==> flow/design.v (excerpt) <==
module bfcpu_core
(
    input  logic CLK,
    input  logic RES_N,
    output logic        BUS_REQ,
    output logic        BUS_WRITE,
    output logic [15:0] BUS_ADDR,
    output logic [ 7:0] BUS_WDATA,
    input  logic [ 7:0] BUS_RDATA,
    input  logic        BUS_RDY,
    output logic        IO_REQ,
    output logic        IO_WRITE,
    output logic [ 1:0] IO_ADDR,
    output logic [ 7:0] IO_WDATA,
    input  logic [ 7:0] IO_RDATA,
    input  logic        IO_RDY
);
Size: ~2900 cells after synthesis, ~480 flip-flops, ~58 I/O pins, roughly 29000 um^2 of cells after synthesis.
==> flow/config.mk <==
export PLATFORM = sky130hd
export DESIGN_NAME = bfcpu_core
export DESIGN_NICKNAME = bfcpu_core
export VERILOG_FILES = /design/flow/design.v
export SDC_FILE = /design/flow/constraint.sdc
export NUM_CORES = 4
export LEC_CHECK = 0
export CAP_MARGIN = 20
export CORE_MARGIN = 2
export CORE_UTILIZATION = 72
export CTS_CLUSTER_DIAMETER = 28
export CTS_CLUSTER_SIZE = 15
export HOLD_SLACK_MARGIN = -0.09
export PLACE_DENSITY_LB_ADDON = 0.24
export SETUP_SLACK_MARGIN = 1.91
export SLEW_MARGIN = 20
==> flow/constraint.sdc <==
create_clock -name core_clock -period 7.49 [get_ports {CLK}]
set_input_delay 1.4980 -clock core_clock [delete_from_list [all_inputs] [get_ports {CLK}]]
set_output_delay 1.4980 -clock core_clock [all_outputs]
set_load 0.01 [all_outputs]
run.sh (not shown) runs the stock make flow with config.mk's settings and CLKGATE_MAP_FILE=.
The baseline stopped in 5_1_grt on ODB-0269.
Next try:
CORE_UTILIZATION = 40   (was 72)
CTS_CLUSTER_DIAMETER = not set   (was 28)
CTS_CLUSTER_SIZE = not set   (was 15)
HOLD_SLACK_MARGIN = not set   (was -0.09)
PLACE_DENSITY_LB_ADDON = not set   (was 0.24)
SETUP_SLACK_MARGIN = not set   (was 1.91)
clock period = 9.74 ns   (was 7.49 ns; I/O delays follow)
Outcome: This time the run finished clean; area after synthesis does not change; die area climbs by 78%; synthesized cell count stays the same.
Next try:
CORE_UTILIZATION = 70   (was 40)
SETUP_SLACK_MARGIN = -0.44   (was not set)
clock period = 5.96 ns   (was 9.74 ns; I/O delays follow)
Effect: With this change the flow completed and failed the layout checks on setup timing; total power climbs by well over a third; synthesized area stays the same; final area climbs by a little under a tenth; core utilization climbs by 39 points; register-to-register slack got worse by 2.2 ns; die size drops by well over a third; sequential share of layout area drops by 2.5 points; synthesized cell count stays the same; count of clock-buffer cells in the layout drops by 5; via count climbs by about a fifth.
Next try:
CTS_CLUSTER_DIAMETER = 27   (was not set)
CTS_CLUSTER_SIZE = 37   (was not set)
SETUP_SLACK_MARGIN = 1.84   (was -0.44)
clock period = 7.29 ns   (was 5.96 ns; I/O delays follow)
Result: The changed run produced a layout that fails on setup timing; cell count hardly moves; area after synthesis does not change; clock-buffer cell count rises by 61.

bfcpu_core again, from the RTL that the note above started with.
clock: 7.79 ns
lec_check: 0
cap_margin: 5
core_margin: 2
core_utilization: 71
cts_cluster_diameter: 27
cts_cluster_size: 37
gpl_routability_driven: 1
min_routing_layer: met1
setup_slack_margin: 1.96
slew_margin: 40
The baseline finished with timing, DRC and antenna clean.
Then changed:
- CAP_MARGIN: 5 -> 20
- CORE_UTILIZATION: 71 -> 23
- CTS_CLUSTER_DIAMETER: 27 -> not set
- CTS_CLUSTER_SIZE: 37 -> not set
- GPL_ROUTABILITY_DRIVEN: 1 -> not set
- MIN_ROUTING_LAYER: met1 -> not set
- SETUP_SLACK_MARGIN: 1.96 -> not set
- SLEW_MARGIN: 40 -> 20
- clock period: 7.79 -> 11.3 ns (I/O delays scaled with it)
What happened: Sequential power decreases by 34%. Worst setup slack gains 390 ps. Synthesized area does not change. Synthesized cell count is unchanged. Core utilization decreases by 63 points. Via count decreases by 21%.

build 76:
bfcpu_core again, from the RTL that the note above started with.
make LEC_CHECK=0 CAP_MARGIN=20 CORE_MARGIN=2 CORE_UTILIZATION=72 CTS_CLUSTER_DIAMETER=28 CTS_CLUSTER_SIZE=50 MAX_ROUTING_LAYER=met4 PLACE_DENSITY_LB_ADDON=0.24 SETUP_SLACK_MARGIN=1.91 SLEW_MARGIN=20 finish   # period 7.49 ns
Build 76: it failed with a tool error in global routing, so there are no final results.
The following lists how build 77 was set up differently from build 76:
- MAX_ROUTING_LAYER no longer set, was met4
- CTS_CLUSTER_SIZE no longer set, was 50
- CTS_CLUSTER_DIAMETER no longer set, was 28
### Flow results
- Relative to build 76, the estimated wirelength of the detail-placed design of build 77 is lower by 2.0%.
- From build 77 to build 76, post-synthesis net count did not move at all.
- Build 77 went all the way through the flow, and no timing, DRC or antenna check failed.
- Comparing build 76 against build 77, there is no change at all in number of cells in Yosys stat.
- The global placement routability congestion on build 76 is in line with that on build 77.
- Of build 76 and build 77, the run reporting the lower number of cells upsized or downsized after cts was build 77.
- Build 76 → build 77: deepest level of the CTS H-tree shrank by 1, starting density of the core saw little to no change, post-CTS setup repair buffer count decreased by 19% relative to the old numbers.
- Status: standard cell area after detailed placement parity (build 77, build 76)
- From build 77 to build 76, die outline height did not move at all.
- TritonCTS buffer count (lower): build 77
The inputs of build 38 differ from those of build 77 as listed below.
- changing SETUP_SLACK_MARGIN from 1.91 to -0.24
- removing PLACE_DENSITY_LB_ADDON (formerly 0.24)
- setting CTS_CLUSTER_SIZE to 40 for the first time
- changing CORE_UTILIZATION from 72 to 67
- changing the clock period (ns, I/O delays scaled along) from 7.49 to 5.46
### Flow results
- In the metrics for build 77 and build 38, the one carrying the lower combinational power is build 77.
- Summary — number of placed instances with taps included, build 38 relative to build 77: higher, by about 12%.
- Final wirelength for build 38 is lower than for build 77.
- The internal power of build 38 exceeds that of build 77 by 42%.
- Build 38 finished all stages; layout check result: FAIL, due to negative setup slack.
- Reported for build 77 and build 38, number of unique standard cell types used by synthesis turned out identical to the last digit.
- NOTE count of plain and timing-repair buffers build 77->build 38 increased by more than half
- Against build 77 as the reference, build 38 delivers a higher CTS buffer count.
- Build 38 vs build 77: routed length per placed instance down by more than 10%
- Build 77 was smaller in final cell area than build 38.
#### Input delta (build 25 over build 38)
- an added PLACE_DENSITY_LB_ADDON of 0.25
- an added CTS_CLUSTER_DIAMETER of 27
- a change of SETUP_SLACK_MARGIN from -0.24 to 1.84
- a deleted CTS_CLUSTER_SIZE that had been 40
- a change of CORE_UTILIZATION from 67 to 72
- a change of the clock period (ns, I/O delays scaled along) from 5.46 to 7.29
Notes after the runs:
- Build 25 reports a higher count of instances resized after the clock tree is built than build 38 does.
- The post-placement cell count in build 25 is 0.900 times that in build 38.
- Tool error GRT-0232 stopped build 25 during global routing; no final results.
- Between build 25 and build 38, it is build 25 whose vertical die dimension is lower, by 7.4 um.
- Per the comparison of build 25 with build 38, H-tree depth reported by CTS grew by 1, die area dropped about 7%, number of buffers added on ports shows no meaningful change, cell row count saw a decrease, placed wire-length estimate after detailed placement now sits lower.
- Summary: with build 38 as the reference, floorplan die width in build 25 moved down by a few percent.

Setup of build 82:
Starting RTL as in the previous note.
Settings: LEC_CHECK=0, CAP_MARGIN=20, CELL_PAD_IN_SITES_DETAIL_PLACEMENT=1, CELL_PAD_IN_SITES_GLOBAL_PLACEMENT=2, CORE_MARGIN=2, CORE_UTILIZATION=32, CTS_CLUSTER_DIAMETER=67, GPL_ROUTABILITY_DRIVEN=0, GPL_TIMING_DRIVEN=1, HOLD_SLACK_MARGIN=0.25, MIN_ROUTING_LAYER=met2, PLACE_DENSITY=0.51, SETUP_SLACK_MARGIN=3.57, SLEW_MARGIN=20, TNS_END_PERCENT=90; clock period 15.1 ns.
For build 94, these inputs were changed with respect to build 82:
- GPL_TIMING_DRIVEN now 0, was 1
- CELL_PAD_IN_SITES_GLOBAL_PLACEMENT no longer set, was 2
- SETUP_SLACK_MARGIN no longer set, was 3.57
- CTS_CLUSTER_DIAMETER now 195, was 67
- TNS_END_PERCENT no longer set, was 90
- MIN_ROUTING_LAYER no longer set, was met2
- the clock period (ns, I/O delays scaled along) now 17.0, was 15.1
==> results <==
Build 94 finished all stages; the layout is clean.
Build 94 vs build 82: via count of the first global-routing pass down in build 94
Clock-pin slew of the registers on the worst-case setup and hold paths across build 82 and build 94: no real change.
Build 94 has total number of H-tree levels below what build 82 had.
On build 94: worst slew slack as a fraction of its limit is 5.6 points lower than what build 82 gave.
Between build 82 and build 94, longest individual stage delay on the worst path increased.
Changes observed in build 94 relative to build 82: via count went down; non-clock buffer count shows an increase of about 100%.
--- input diff build 94..build 66 ---
- removing CTS_CLUSTER_DIAMETER (formerly 195)
- changing CORE_UTILIZATION from 32 to 36
- removing HOLD_SLACK_MARGIN (formerly 0.25)
- removing CELL_PAD_IN_SITES_DETAIL_PLACEMENT (formerly 1)
- removing PLACE_DENSITY (formerly 0.51)
- removing GPL_ROUTABILITY_DRIVEN (formerly 0)
- removing GPL_TIMING_DRIVEN (formerly 0)
- changing the clock period (ns, I/O delays scaled along) from 17.0 to 9.74
Results
Delta(relative contribution of combinational cells to total power, build 66 - build 94) < 0
Looking at initial core utilization across build 94 and build 66, the one that comes out higher is build 66.
Taking build 94 as the reference point, the power share of the clock group of build 66 falls by 1.2 points.
Relative to build 94, die area decreased by 10,000 um2 in build 66.
The inputs of build 19 differ from those of build 66 as listed below.
- swapping 36 for 40 in CORE_UTILIZATION
- swapping 9.74 for 10.0 in the clock period (ns, I/O delays scaled along)
Notes after the runs:
- Final non-filler cell total (lower): build 19
- Compared with build 66, in build 19 clock share of power lost 0.6 points; power per standard cell area moved down; number of standard-cell rows in the floorplan dropped 4.8%; setup slack went up 0.14 ns.
- Vias per cell: lower on build 66
- The worst-case hold slack on build 66 is in line with that on build 19.
- Of build 19 and build 66, the run reporting the higher detailed-route wire length was build 19.
- On multi-input gate share of the layout cell area: between build 19 and build 66, it ends up higher for build 19.
#### Input delta (build 80 over build 19)
- swapping 40 for 70 in CORE_UTILIZATION
- putting TNS_END_PERCENT at 70 where nothing was set
- putting CELL_PAD_IN_SITES_DETAIL_PLACEMENT at 1 where nothing was set
- putting MAX_ROUTING_LAYER at met4 where nothing was set
- putting CTS_CLUSTER_DIAMETER at 331 where nothing was set
- putting CORE_ASPECT_RATIO at 1.01 where nothing was set
- putting ABC_AREA at 1 where nothing was set
- putting GPL_TIMING_DRIVEN at 0 where nothing was set
- putting MIN_ROUTING_LAYER at met2 where nothing was set
## What came out
Area after synthesis: build 80 > build 19. As of build 80, synthesized cell count had risen by more than a quarter compared to build 19. Floorplan-stage core utilization ended up 31 points higher on build 80 than on build 19. Build 80 is listed as incomplete: the tool reported an error in detailed placement (3_5_place_dp) and the run ended there.

bfcpu_core again, from the RTL that the note above started with.
## bfcpu_core
module bfcpu_core
(
    input  logic CLK,
    input  logic RES_N,
    output logic        BUS_REQ,
    output logic        BUS_WRITE,
    output logic [15:0] BUS_ADDR,
    output logic [ 7:0] BUS_WDATA,
    input  logic [ 7:0] BUS_RDATA,
    input  logic        BUS_RDY,
    output logic        IO_REQ,
    output logic        IO_WRITE,
    output logic [ 1:0] IO_ADDR,
    output logic [ 7:0] IO_WDATA,
    input  logic [ 7:0] IO_RDATA,
    input  logic        IO_RDY
);
clock: 13.0 ns
lec_check: 0
cap_margin: 20
core_margin: 2
core_utilization: 21
gpl_routability_driven: 1
hold_slack_margin: -0.09
min_routing_layer: met1
setup_slack_margin: -0.45
slew_margin: 10
tns_end_percent: 5
==> next run, changes <==
Settings changed: CORE_UTILIZATION 21 to 40, GPL_ROUTABILITY_DRIVEN 1 to default, HOLD_SLACK_MARGIN -0.09 to default, MIN_ROUTING_LAYER met1 to default, SETUP_SLACK_MARGIN -0.45 to 0.04, SLEW_MARGIN 10 to 20, TNS_END_PERCENT 5 to default.
Clock period 13.0 ns to 9.74 ns, I/O delays scaled along.
The new run ran to the end with no violations.
Hold slack got worse by 6.5 ps.
Die size drops by 47%.
Worst setup slack gets worse by 1200 ps.
Non-clock buffer count increases by 7.
Cell count falls by 19%.
First-iteration DRC count goes up by 8.6%.
Clock-buffer cell count drops by 6.
Critical path depth went up by 2.
Via count increases by 0.45%.
Global-route usage is higher by 12 points.
Core utilization rises by 21 points.

Starting RTL as in the previous note.
Design bfcpu_core, start of the top module:
module bfcpu_core
(
    input  logic CLK,
    input  logic RES_N,
    output logic        BUS_REQ,
    output logic        BUS_WRITE,
    output logic [15:0] BUS_ADDR,
    output logic [ 7:0] BUS_WDATA,
    input  logic [ 7:0] BUS_RDATA,
    input  logic        BUS_RDY,
    output logic        IO_REQ,
    output logic        IO_WRITE,
    output logic [ 1:0] IO_ADDR,
    output logic [ 7:0] IO_WDATA,
    input  logic [ 7:0] IO_RDATA,
    input  logic        IO_RDY
);
logic        if_req;
logic [15:0] if_addr;
logic [ 3:0] if_code;
logic        if_rdy;
logic        dm_req;
logic        dm_write;
logic [14:0] dm_addr;
logic [ 7:0] dm_wdata;
logic [ 7:0] dm_rdata;
logic        dm_rdy;
CPU U_CPU
(
    .CLK (CLK),
    .RES (~RES_N),
    .IF_REQ  (if_req),
    .IF_ADDR (if_addr),
    .IF_CODE (if_code),
    .IF_RDY  (if_rdy),
    .DM_REQ   (dm_req),
    .DM_WRITE (dm_write),
    .DM_ADDR  (dm_addr),
    .DM_WDATA (dm_wdata),
    .DM_RDATA (dm_rdata),
    .DM_RDY   (dm_rdy),
    .IO_REQ   (IO_REQ),
    .IO_WRITE (IO_WRITE),
    .IO_ADDR  (IO_ADDR),
    .IO_WDATA (IO_WDATA),
    .IO_RDATA (IO_RDATA),
    .IO_RDY   (IO_RDY)
);
CACHE U_CACHE
(
    .CLK (CLK),
    .RES (~RES_N),
    .IF_REQ  (if_req),
    .IF_ADDR (if_addr),
    .IF_CODE (if_code),
    .IF_RDY  (if_rdy),
    .DM_REQ   (dm_req),
    .DM_WRITE (dm_write),
    .DM_ADDR  (dm_addr),
    .DM_WDATA (dm_wdata),
    .DM_RDATA (dm_rdata),
    .DM_RDY   (dm_rdy),
    .BUS_REQ   (BUS_REQ),
    .BUS_WRITE (BUS_WRITE),
    .BUS_ADDR  (BUS_ADDR),
    .BUS_WDATA (BUS_WDATA),
    .BUS_RDATA (BUS_RDATA),
    .BUS_RDY   (BUS_RDY)
);
endmodule
make LEC_CHECK=0 CAP_MARGIN=0 CORE_ASPECT_RATIO=0.92 CORE_MARGIN=2 CORE_UTILIZATION=71 CTS_CLUSTER_DIAMETER=27 CTS_CLUSTER_SIZE=45 GPL_ROUTABILITY_DRIVEN=1 MAX_ROUTING_LAYER=met4 MIN_ROUTING_LAYER=met1 PLACE_DENSITY_LB_ADDON=0.23 SETUP_SLACK_MARGIN=1.86 SLEW_MARGIN=40 finish   # period 7.69 ns
The first run failed in 5_1_grt with ODB-0269.
Then changed:
CAP_MARGIN = 20   (was 0)
CORE_ASPECT_RATIO = not set   (was 0.92)
CORE_UTILIZATION = 70   (was 71)
CTS_CLUSTER_DIAMETER = not set   (was 27)
CTS_CLUSTER_SIZE = 15   (was 45)
MAX_ROUTING_LAYER = not set   (was met4)
PLACE_DENSITY_LB_ADDON = not set   (was 0.23)
SETUP_SLACK_MARGIN = 1.95   (was 1.86)
SLEW_MARGIN = 10   (was 40)
clock period = 8.24 ns   (was 7.69 ns; I/O delays follow)
=>
- The changed run ran to the end with no violations
- area after synthesis does not change
- die area climbs by 1.4%
- synthesized cell count does not change

## the baseline
bfcpu_core again, from the RTL that the note above started with.
==> flow/config.mk <==
export PLATFORM = sky130hd
export DESIGN_NAME = bfcpu_core
export DESIGN_NICKNAME = bfcpu_core
export VERILOG_FILES = /design/flow/design.v
export SDC_FILE = /design/flow/constraint.sdc
export NUM_CORES = 4
export LEC_CHECK = 0
export CAP_MARGIN = 30
export CELL_PAD_IN_SITES_DETAIL_PLACEMENT = 1
export CELL_PAD_IN_SITES_GLOBAL_PLACEMENT = 2
export CORE_MARGIN = 7
export CORE_UTILIZATION = 32
export CTS_CLUSTER_DIAMETER = 67
export GPL_ROUTABILITY_DRIVEN = 0
export GPL_TIMING_DRIVEN = 1
export HOLD_SLACK_MARGIN = 0.25
export MIN_ROUTING_LAYER = met2
export PLACE_DENSITY = 0.51
export SETUP_SLACK_MARGIN = 3.57
export SLEW_MARGIN = 20
export TNS_END_PERCENT = 90
==> flow/constraint.sdc <==
create_clock -name core_clock -period 15.1 [get_ports {CLK}]
set_input_delay 3.0200 -clock core_clock [delete_from_list [all_inputs] [get_ports {CLK}]]
set_output_delay 3.0200 -clock core_clock [all_outputs]
set_load 0.01 [all_outputs]
The inputs of the candidate differ from those of the baseline as listed below.
- CELL_PAD_IN_SITES_GLOBAL_PLACEMENT no longer set, was 2
- HOLD_SLACK_MARGIN no longer set, was 0.25
- SETUP_SLACK_MARGIN no longer set, was 3.57
- TNS_END_PERCENT no longer set, was 90
- GPL_TIMING_DRIVEN no longer set, was 1
- CORE_MARGIN now 2, was 7
- PLACE_DENSITY no longer set, was 0.51
- GPL_ROUTABILITY_DRIVEN no longer set, was 0
- CELL_PAD_IN_SITES_DETAIL_PLACEMENT no longer set, was 1
- MIN_ROUTING_LAYER no longer set, was met2
- CORE_UTILIZATION now 40, was 32
- CTS_CLUSTER_DIAMETER no longer set, was 67
- CAP_MARGIN now 20, was 30
- the clock period (ns, I/O delays scaled along) now 12.0, was 15.1
Findings:
The candidate did not stop at any stage, and its layout met the timing, DRC and antenna checks. Run comparison: the candidate busiest layer in global routing met2; the baseline busiest layer in global routing met3. Per the comparison of the candidate with the baseline, total wire length went down by 19%, length of routed wiring on met1 went up by 42000 microns, cell count went down by 6.9%, die area went down by about 25%, worst hold slack was more or less identical. sky130_fd_sc_hd__nor3_2 as the critical-path cell with the highest stage delay was reported by the candidate, and sky130_fd_sc_hd__clkdlybuf4s50_1 by the baseline.
Power and IR drop assume default switching activity.
